==> inputs of 04-09 <==
==> flow/design.v <==
module gainBal (
    input  wire             clk,
    input  wire             rstn,
    input  wire             din_val,
    input  wire [255:0]     din,
    input  wire [63:0]      gain,
    input  wire [31:0]      bal,
    output reg              dout_val,
    output reg  [255:0]     dout
);
reg [7:0]  gain_mem[7:0];
reg [7:0]  bal_mem[3:0];
reg [15:0] mult[0:7];
reg [47:0] quot[0:7];
integer i, j, k, l;
always @* begin
    for (l=0; l<8; l=l+1) begin
        gain_mem[l]     = gain[8*l +: 8];
        if (l < 4)
            bal_mem[l]  = bal[8*l +: 8];
    end
end
always @(posedge clk or negedge rstn) begin
    if (!rstn) begin
        for (i=0; i<8; i=i+1) begin
            mult[i] <= 16'd0;
        end
    end
    else begin
        for (i=0; i<4; i=i+1) begin
            mult[2*i  ] <= {{8{gain_mem[2*i  ][7]}}, gain_mem[2*i  ]} * {{8{~bal_mem[i][7]}}, ~bal_mem[i]};
            mult[2*i+1] <= {{8{gain_mem[2*i+1][7]}}, gain_mem[2*i+1]} * {{8{ bal_mem[i][7]}},  bal_mem[i]};
        end
    end
end
always @(posedge clk or negedge rstn) begin
    if (!rstn) begin
        dout_val    <= 1'b0;
        for (j=0; j<8; j=j+1) begin
            quot[j] <= 48'd0;
        end
    end
    else begin
        dout_val    <= din_val;
        for (j=0; j<8; j=j+1) begin
            quot[j] <= {16'd0, din[32*j +:32]} * {{32{mult[j][15]}}, mult[j]};
        end
    end
end
always @* begin
    for (k=0; k<8; k=k+1) begin
        dout[32*k +:32] = quot[k][47:16];
    end
end
endmodule
==> flow/run.sh <==
#!/bin/bash
# the make line also repeats each setting of config.mk as NAME=value (left out here)
make -C /OpenROAD-flow-scripts/flow DESIGN_CONFIG=/design/flow/config.mk WORK_HOME=/design/flow/orfs CLKGATE_MAP_FILE= finish
==> flow/config.mk <==
export PLATFORM = sky130hd
export DESIGN_NAME = gainBal
export DESIGN_NICKNAME = gainBal
export VERILOG_FILES = /design/flow/design.v
export SDC_FILE = /design/flow/constraint.sdc
export NUM_CORES = 4
export LEC_CHECK = 0
export CAP_MARGIN = 20
export CELL_PAD_IN_SITES_GLOBAL_PLACEMENT = 3
export CORE_MARGIN = 2
export CORE_UTILIZATION = 50
export GPL_ROUTABILITY_DRIVEN = 0
export HOLD_SLACK_MARGIN = 0.21
export MAX_ROUTING_LAYER = met4
export MIN_ROUTING_LAYER = met1
export SLEW_MARGIN = 35
==> flow/constraint.sdc <==
create_clock -name core_clock -period 9.0 [get_ports {clk}]
set_input_delay 1.8000 -clock core_clock [delete_from_list [all_inputs] [get_ports {clk}]]
set_output_delay 1.8000 -clock core_clock [all_outputs]
set_load 0.01 [all_outputs]
==> 06-23 (differences from 04-09) <==
==> flow/config.mk (replaced) <==
export PLATFORM = sky130hd
export DESIGN_NAME = gainBal
export DESIGN_NICKNAME = gainBal
export VERILOG_FILES = /design/flow/design.v
export SDC_FILE = /design/flow/constraint.sdc
export NUM_CORES = 4
export LEC_CHECK = 0
export CAP_MARGIN = 15
export CORE_MARGIN = 2
export CORE_UTILIZATION = 72
export CTS_CLUSTER_DIAMETER = 314
export HOLD_SLACK_MARGIN = 0.29
export SETUP_SLACK_MARGIN = -0.59
export SLEW_MARGIN = 20
export TNS_END_PERCENT = 5
==> flow/constraint.sdc (replaced) <==
create_clock -name core_clock -period 5.84 [get_ports {clk}]
set_input_delay 1.1680 -clock core_clock [delete_from_list [all_inputs] [get_ports {clk}]]
set_output_delay 1.1680 -clock core_clock [all_outputs]
set_load 0.01 [all_outputs]
==> summary of the runs <==
04-09 produced a clean layout. 06-23 produced a layout that fails on setup timing.
Between 04-09 and 06-23, the lower clock-buffer cell count is in 06-23 (gap 10).
In flip-flop count, 04-09 and 06-23 do not differ.
Of 04-09 and 06-23, 06-23 has the higher utilization (gap 30 points).
==> figures <==
| metric | 06-23 | 04-09 |
|---|---|---|
| Outcome | complete, but fails checks | no timing/DRC/antenna violations |
| Layout check failures | setup timing | - |
| Routed via count divided by cell count | 5.49 | 4.98 |
| Uppermost signal routing layer after detailed routing | met5 | met4 |
| Number of buffers added for setup after CTS | 49 | 0 |
| Remaining max-slew budget at the tightest pin | 46.0% | 37.2% |
| Total non-filler cell area in the finished layout | 185000 sq um | 173000 sq um |
| Area growth from synthesis to layout | 18.0% | 10.4% |
| Setup violations, final | 237 | 0 |
| Non-clock buffering overhead | 12.5% | 6.55% |

---

==> inputs of v36 <==
RTL: the design.v shown in full above, as it stands there.
Settings: LEC_CHECK=0, CAP_MARGIN=20, CORE_MARGIN=2, CORE_UTILIZATION=40, HOLD_SLACK_MARGIN=0.14, SETUP_SLACK_MARGIN=-0.78, SLEW_MARGIN=20; clock period 9.0 ns.
run.sh (not shown) runs the stock make flow with config.mk's settings and CLKGATE_MAP_FILE=.
==> v24: changes against v36 <==
==> flow/config.mk (replaced) <==
export PLATFORM = sky130hd
export DESIGN_NAME = gainBal
export DESIGN_NICKNAME = gainBal
export VERILOG_FILES = /design/flow/design.v
export SDC_FILE = /design/flow/constraint.sdc
export NUM_CORES = 4
export LEC_CHECK = 0
export CAP_MARGIN = 15
export CORE_MARGIN = 2
export CORE_UTILIZATION = 72
export HOLD_SLACK_MARGIN = 0.3
export SETUP_SLACK_MARGIN = -0.51
export SLEW_MARGIN = 20
==> flow/constraint.sdc (replaced) <==
create_clock -name core_clock -period 5.05 [get_ports {clk}]
set_input_delay 1.0100 -clock core_clock [delete_from_list [all_inputs] [get_ports {clk}]]
set_output_delay 1.0100 -clock core_clock [all_outputs]
set_load 0.01 [all_outputs]
==> out/results.ini <==
[run_status]
run_status=no timing/DRC/antenna violations

[timing]
max_clock_freq_mhz=120

[layout]
nNetsFinal=23400
combAreaFraction_pct=73.1

[clock_tree]
cts_hold_buf=0
clkTransAtPathRegs_ps=60

[floorplanning]
tap_cells=5197
die_h_um=630

[setup_path]
timing.critical_path.required_ps=9670

[route]
post_drt_via_cell_ratio=4.81
routedLengthMet1_um=178000

[global_route]
grt_max_degree=91

-- figures above: v36

==> out/results.ini <==
[timing]
finalSetupViolCount=272
max_clock_freq_mhz=151
post-route-worst-setup-slack_ps=-1580

[clock_tree]
cts_hold_buf=1
clkTransAtPathRegs_ps=70

[global_route]
grt_max_degree=79

[run_status]
layout.failed_checks=setup timing
run_status=failed layout checks

-- figures above: v24


---

==> inputs of 12-08 <==
RTL: the design.v shown in full above, as it stands there.
Settings: LEC_CHECK=0, ABC_AREA=0, CAP_MARGIN=15, CELL_PAD_IN_SITES_GLOBAL_PLACEMENT=3, CORE_MARGIN=2, CORE_UTILIZATION=50, GPL_ROUTABILITY_DRIVEN=0, HOLD_SLACK_MARGIN=0.21, MAX_ROUTING_LAYER=met4, MIN_ROUTING_LAYER=met2, SLEW_MARGIN=20; clock period 12.7 ns.
==> inputs of 04-07, as changes to 12-08 <==
ABC_AREA = unset   (was 0)
CAP_MARGIN = 20   (was 15)
CELL_PAD_IN_SITES_GLOBAL_PLACEMENT = unset   (was 3)
CORE_UTILIZATION = 40   (was 50)
GPL_ROUTABILITY_DRIVEN = unset   (was 0)
HOLD_SLACK_MARGIN = unset   (was 0.21)
MAX_ROUTING_LAYER = unset   (was met4)
MIN_ROUTING_LAYER = unset   (was met2)
==> flow/constraint.sdc (replaced) <==
create_clock -name core_clock -period 8.44 [get_ports {clk}]
set_input_delay 1.6880 -clock core_clock [delete_from_list [all_inputs] [get_ports {clk}]]
set_output_delay 1.6880 -clock core_clock [all_outputs]
set_load 0.01 [all_outputs]
==> flow_summary_export.csv <==
group,metric,value,unit
outcome,run_status,"finished clean",
finish,num-nonclk-buffers,813,
global_routing,grt_most_used_layer,"met3",
finish,clockBufferCount,74,
final_timing,finalWorstPathRequiredPeriod,9.887,ns
routing,met2WireLength,225.9,mm
placed_design,place_ws,2.053,ns
final_timing,timing.hold.ws,1.015,ns
finish,ff_latch_area,9676,µm²
the above is filed under 12-08

==> flow_summary_export.csv <==
group,metric,value,unit
outcome,run_status,"finished clean",
finish,num-nonclk-buffers,1454,
finish,ff_latch_area,9643,µm²
finish,clockBufferCount,78,
routing,met2WireLength,203.0,mm
global_routing,grt_most_used_layer,"met2",
final_timing,finalWorstPathRequiredPeriod,8.174,ns
the above is filed under 04-07


---

==> inputs of harbor <==
Starts from the design.v that is shown in full above.
clock: 5.47 ns
lec_check: 0
abc_area: 1
cap_margin: 20
core_margin: 2
core_utilization: 72
cts_cluster_diameter: 348
slew_margin: 20
==> raven: changes against harbor <==
- ABC_AREA: 1 -> 0
- CAP_MARGIN: 20 -> 5
- CELL_PAD_IN_SITES_GLOBAL_PLACEMENT: unset -> 0
- CORE_ASPECT_RATIO: unset -> 0.56
- CTS_CLUSTER_DIAMETER: 348 -> 386
- CTS_CLUSTER_SIZE: unset -> 15
- GPL_ROUTABILITY_DRIVEN: unset -> 1
- HOLD_SLACK_MARGIN: unset -> 0.28
- PLACE_DENSITY_LB_ADDON: unset -> 0.01
- SETUP_SLACK_MARGIN: unset -> 0.58
- SLEW_MARGIN: 20 -> 10
- TNS_END_PERCENT: unset -> 85
==> flow/constraint.sdc (replaced) <==
create_clock -name core_clock -period 2.01 [get_ports {clk}]
set_input_delay 0.4020 -clock core_clock [delete_from_list [all_inputs] [get_ports {clk}]]
set_output_delay 0.4020 -clock core_clock [all_outputs]
set_load 0.01 [all_outputs]
==> onyx: changes against harbor <==
- CAP_MARGIN: 20 -> 35
- CORE_UTILIZATION: 72 -> 16
- CTS_CLUSTER_DIAMETER: 348 -> unset
- MIN_ROUTING_LAYER: unset -> met2
- PLACE_DENSITY_LB_ADDON: unset -> 0.17
- SLEW_MARGIN: 20 -> 15
==> flow/constraint.sdc (replaced) <==
create_clock -name core_clock -period 12.7 [get_ports {clk}]
set_input_delay 2.5400 -clock core_clock [delete_from_list [all_inputs] [get_ports {clk}]]
set_output_delay 2.5400 -clock core_clock [all_outputs]
set_load 0.01 [all_outputs]
==> summary of the runs <==
harbor stopped in global routing. onyx produced a clean layout. raven completed, yet does not pass: setup timing.
Between raven and onyx, the lower non-clock buffer count is in onyx (gap 2150).
Of raven and onyx, raven has the higher clock skew (gap 0.0053 ns).
Synthesized cell count is the same in harbor and onyx.
In raven the final area is smaller than in onyx, by about 3.5%.
Of onyx and raven, raven has the higher critical path depth (gap 5).
